==> trial 85 <==
==> flow/design.v <==
module Decoder_2_to_4_Unit
(
    input   wire    [3 : 0] alu_fun,     
    output  reg     arith_En,
    output  reg     logic_En,
    output  reg     cmp_En,
    output  reg     shift_En
);
wire    [1:0]   alu_fun_MSBs = alu_fun[3:2];
always @ (*)
    begin
        case (alu_fun_MSBs)
        2'b00 : begin
                    arith_En = 1'b1;    
                    logic_En = 1'b0;
                    cmp_En = 1'b0;
                    shift_En = 1'b0;
                end 
        2'b01 : begin
                    arith_En = 1'b0;   
                    logic_En = 1'b1;    
                    cmp_En = 1'b0;
                    shift_En = 1'b0;
                end 
        2'b10 : begin
                    arith_En = 1'b0;   
                    logic_En = 1'b0;
                    cmp_En = 1'b1;      
                    shift_En = 1'b0;
                end 
        2'b11 : begin
                    arith_En = 1'b0;   
                    logic_En = 1'b0;
                    cmp_En = 1'b0;
                    shift_En = 1'b1;    
                end 
        endcase
    end
endmodule
module Arithmetic_Unit #(parameter Data_In_Width = 16)
(
    input   wire    signed  [Data_In_Width-1 : 0]    A_in ,      
    input   wire    signed  [Data_In_Width-1 : 0]    B_in ,      
    input   wire                          [3 : 0]    alu_fun,    
    input   wire                                     CLK_in,
    input   wire                                     RST_in,
    input   wire                                     arith_En,
    output  reg         [(2*Data_In_Width)-1 : 0]    arith_out,  
    output  reg                                      arith_flag,
    output  reg                                      over_flow
);
wire    [1:0]   alu_fun_LSBs = alu_fun[1:0];      
reg     [(2*Data_In_Width)-1 : 0]   arith_out_comb;
reg     arith_flag_comb;
reg     over_flow_comb;
always @ (posedge CLK_in or negedge RST_in)   
    begin
        if (!RST_in)
            begin
               arith_out  <= 'sb0; 
               arith_flag <= 1'b0;
               over_flow  <= 1'b0;
            end
        else
            begin
                arith_out  <= arith_out_comb;
                arith_flag <= arith_flag_comb;
                over_flow  <= over_flow_comb;
            end
    end
always @ (*)
    begin
        if (arith_En)
            begin
                arith_flag_comb = 1'b1;
                case (alu_fun_LSBs)
                    2'b00 : {over_flow_comb , arith_out_comb} = A_in + B_in ;
                    2'b10 : {over_flow_comb , arith_out_comb} = A_in * B_in ;
                    2'b01 : {over_flow_comb , arith_out_comb} = A_in - B_in ;
                    2'b11 : begin over_flow_comb = 1'b0; arith_out_comb = (B_in != 'sb0) ? A_in / B_in : 'sb0 ; end   
                endcase
            end
        else
            begin
                arith_flag_comb = 1'b0;
                arith_out_comb = 'sb0;
                over_flow_comb = 1'b0;
            end
    end
endmodule
module Logic_Unit #(parameter Data_In_Width = 16) 
(
    input   wire    [Data_In_Width-1 : 0]    A_in ,    
    input   wire    [Data_In_Width-1 : 0]    B_in ,    
    input   wire                  [3 : 0]    alu_fun,  
    input   wire                             CLK_in,
    input   wire                             RST_in,
    input   wire                             logic_En,
    output  reg    [Data_In_Width-1 : 0]     logic_out, 
    output  reg                              logic_flag
);
wire    [1:0]   alu_fun_LSBs = alu_fun[1:0];      
reg     [Data_In_Width-1 : 0]   logic_out_comb;
reg     logic_flag_comb;
always @ (posedge CLK_in or negedge RST_in)       
    begin
        if (!RST_in)
            begin
                logic_out  <= 'b0;
                logic_flag <= 1'b0;
            end
        else
            begin
                logic_out  <= logic_out_comb;
                logic_flag <= logic_flag_comb;
            end
    end
always @ (*)
    begin
        if (logic_En)
            begin
                logic_flag_comb = 1'b1;
                case (alu_fun_LSBs)
                2'b00 : logic_out_comb = A_in & B_in;    
                2'b01 : logic_out_comb = A_in | B_in;    
                2'b10 : logic_out_comb = ~(A_in & B_in);     
                2'b11 : logic_out_comb = ~(A_in | B_in);     
                endcase
            end
        else
            begin
                logic_flag_comb = 1'b0;
                logic_out_comb = 'b0;
            end
    end
endmodule
module CMP_Unit #(parameter Data_In_Width = 16)
(
    input   wire    signed  [Data_In_Width-1 : 0]    A_in ,      
    input   wire    signed  [Data_In_Width-1 : 0]    B_in ,      
    input   wire                          [3 : 0]    alu_fun,    
    input   wire                                     CLK_in,
    input   wire                                     RST_in,
    input   wire                                     cmp_En,
    output  reg             [1 : 0]                  cmp_out,
    output  reg                                      cmp_flag
);
wire    [1 : 0]   alu_fun_LSBs = alu_fun[1:0];      
reg     [1 : 0]   cmp_out_comb;
reg     cmp_flag_comb;
always @ (posedge CLK_in or negedge RST_in)
    begin
        if (!RST_in)
            begin
                cmp_out  <= 'sb0;
                cmp_flag <= 1'b0;
            end
        else
            begin
                cmp_out  <= cmp_out_comb;
                cmp_flag <= cmp_flag_comb;
            end
    end
always @ (*)
    begin
        if (cmp_En)
            begin
                case (alu_fun_LSBs)
                2'b00 : begin
                            cmp_flag_comb = 1'b0;
                            cmp_out_comb = 'sb0;
                        end
                2'b01 : begin
                            cmp_flag_comb = 1'b1;
                            cmp_out_comb = (A_in == B_in) ? 'sd1 : 'sd0;
                        end
                2'b10 : begin
                            cmp_flag_comb = 1'b1;
                            cmp_out_comb = (A_in > B_in) ?  'sd2 : 'sd0;
                        end
                2'b11 : begin   
                            cmp_flag_comb = 1'b1;
                            cmp_out_comb = (A_in < B_in) ?  'sd3 : 'sd0;
                        end
                endcase
            end
        else
            begin
                cmp_flag_comb = 1'b0;
                cmp_out_comb = 'sb0;
            end
    end
endmodule
module Shift_unit #(parameter Data_In_Width = 16)
(
    input   wire    signed  [Data_In_Width-1 : 0]    A_in ,      
    input   wire    signed  [Data_In_Width-1 : 0]    B_in ,      
    input   wire                          [3 : 0]    alu_fun,    
    input   wire                                     CLK_in,
    input   wire                                     RST_in,
    input   wire                                     shift_En,
    output  reg     signed  [Data_In_Width-1 : 0]    shift_out, 
    output  reg                                      shift_flag
);
wire    [1:0]   alu_fun_LSBs = alu_fun[1:0];      
reg     [Data_In_Width-1 : 0]   shift_out_comb;
reg     shift_flag_comb;
always @ (posedge CLK_in or negedge RST_in)
    begin
        if (!RST_in)
            begin
                shift_out  <= 'sb0;
                shift_flag <= 1'b0;
            end
        else
            begin
                shift_out  <= shift_out_comb;
                shift_flag <= shift_flag_comb;
            end
    end
always @ (*)
    begin
        if (shift_En)
            begin
                shift_flag_comb = 1'b1;
                case (alu_fun_LSBs)
                2'b00 : shift_out_comb = (A_in >> 1'b1);    
                2'b01 : shift_out_comb = (A_in << 1'b1);    
                2'b10 : shift_out_comb = (B_in >> 1'b1);    
                2'b11 : shift_out_comb = (B_in << 1'b1);    
                endcase
            end
        else
            begin
                shift_flag_comb = 1'b0;
                shift_out_comb = 'sb0;
            end
    end
endmodule
module ALU_Top #(parameter Data_In_Width = 16)
(
    input   wire            [Data_In_Width-1 : 0]    A ,      
    input   wire            [Data_In_Width-1 : 0]    B ,      
    input   wire                          [3 : 0]    ALU_FUN,   
    input   wire                                     CLK,
    input   wire                                     RST,
    output  wire      [(2*Data_In_Width)-1 : 0]      Arith_OUT,   
    output  wire                                     Arith_Flag,
    output  wire            [Data_In_Width-1 : 0]    Logic_OUT, 
    output  wire                                     Logic_Flag,
    output  wire                          [1 : 0]    CMP_OUT,
    output  wire                                     CMP_Flag,
    output  wire            [Data_In_Width-1 : 0]    Shift_OUT, 
    output  wire                                     Shift_Flag
);
wire    Arith_Enable;
wire    Logic_Enable;
wire    CMP_Enable;
wire    Shift_Enable;
wire    Over_Flow;
Decoder_2_to_4_Unit ins_Decoder_2_to_4_Unit (
    .alu_fun (ALU_FUN),
    .arith_En (Arith_Enable),
    .logic_En (Logic_Enable),
    .cmp_En (CMP_Enable),
    .shift_En (Shift_Enable)
);
Arithmetic_Unit ins_Arithmetic_Unit (
    .A_in (A),
    .B_in (B),
    .alu_fun (ALU_FUN),
    .CLK_in (CLK),
    .RST_in (RST),
    .arith_En (Arith_Enable),
    .arith_out (Arith_OUT),
    .arith_flag (Arith_Flag),
    .over_flow (Over_Flow)
);
Logic_Unit ins_Logic_unit (
    .A_in (A),
    .B_in (B),
    .alu_fun (ALU_FUN),
    .CLK_in (CLK),
    .RST_in (RST),
    .logic_En (Logic_Enable),
    .logic_out (Logic_OUT),
    .logic_flag (Logic_Flag)
);
CMP_Unit ins_CMP_Unit (
    .A_in (A),
    .B_in (B),
    .alu_fun  (ALU_FUN),
    .CLK_in (CLK),
    .RST_in (RST),
    .cmp_En (CMP_Enable),
    .cmp_out (CMP_OUT),
    .cmp_flag (CMP_Flag)
);
Shift_unit ins_Shift_Unit (
    .A_in (A),
    .B_in (B),
    .alu_fun  (ALU_FUN),
    .CLK_in (CLK),
    .RST_in (RST),
    .shift_En (Shift_Enable),
    .shift_out (Shift_OUT),
    .shift_flag (Shift_Flag)
);
endmodule
==> flow/run.sh <==
#!/bin/bash
# the make line also repeats each setting of config.mk as NAME=value (left out here)
make -C /OpenROAD-flow-scripts/flow DESIGN_CONFIG=/design/flow/config.mk WORK_HOME=/design/flow/orfs CLKGATE_MAP_FILE= finish
==> flow/config.mk <==
export PLATFORM = sky130hd
export DESIGN_NAME = ALU_Top
export DESIGN_NICKNAME = ALU_Top
export VERILOG_FILES = /design/flow/design.v
export SDC_FILE = /design/flow/constraint.sdc
export NUM_CORES = 4
export LEC_CHECK = 0
export CAP_MARGIN = 15
export CORE_MARGIN = 2
export CORE_UTILIZATION = 65
export CTS_CLUSTER_SIZE = 51
export MAX_ROUTING_LAYER = met4
export SLEW_MARGIN = 20
export TNS_END_PERCENT = 5
==> flow/constraint.sdc <==
create_clock -name core_clock -period 78.0 [get_ports {CLK}]
set_input_delay 15.6000 -clock core_clock [delete_from_list [all_inputs] [get_ports {CLK}]]
set_output_delay 15.6000 -clock core_clock [all_outputs]
set_load 0.01 [all_outputs]
==> trial 32 (differences from trial 85) <==
ABC_AREA = 1   (was unset)
CAP_MARGIN = 20   (was 15)
CORE_UTILIZATION = 69   (was 65)
CTS_CLUSTER_SIZE = 100   (was 51)
MAX_ROUTING_LAYER = unset   (was met4)
TNS_END_PERCENT = unset   (was 5)
==> flow/constraint.sdc (replaced) <==
create_clock -name core_clock -period 123.0 [get_ports {CLK}]
set_input_delay 24.6000 -clock core_clock [delete_from_list [all_inputs] [get_ports {CLK}]]
set_output_delay 24.6000 -clock core_clock [all_outputs]
set_load 0.01 [all_outputs]
==> results <==
- Trial 85 did not get past global routing with DPL-0038. Trial 32 ran to the end with no violations.
- In trial 85 the die size is higher than in trial 32, by about 10%.
- Against trial 32, the area after synthesis of trial 85 is higher by 3.7%.
- Against trial 32, the synthesized cell count of trial 85 is lower by 8.6%.
==> figures <==
|  | trial 32 | trial 85 |
|---|---|---|
| Chip area | 63900 um^2 | 70200 um^2 |
| Post-CTS setup buffer count | 0 | 63 |
| Synthesized-area fraction occupied by adder cells | 31.8% | 30.7% |
| Overall die height | 253 um | 265 um |
| Post-synthesis cell count | 6489 | 5930 |
| Starting utilization of the core area | 69.4% | 65.8% |
| Synth Seq Share | 4.10% | 3.96% |
| Total standard cell area after synthesis | 42700 um^2 | 44300 um^2 |
| Placeable core region | 61500 um^2 | 67300 um^2 |
| Library cells used by synthesis | 76 | 113 |
| Compound Share, Synth | 16.3% | 26.7% |
| Dpl cell area | 44500 um^2 | 58800 um^2 |
| Die extent in x | 253 um | 265 um |
| Share of the synthesized area in the top cell type | 19.4% | 18.7% |
| Result of the run | timing/DRC/antenna clean | aborted with a tool error |
| Last stage reached | - | global routing |
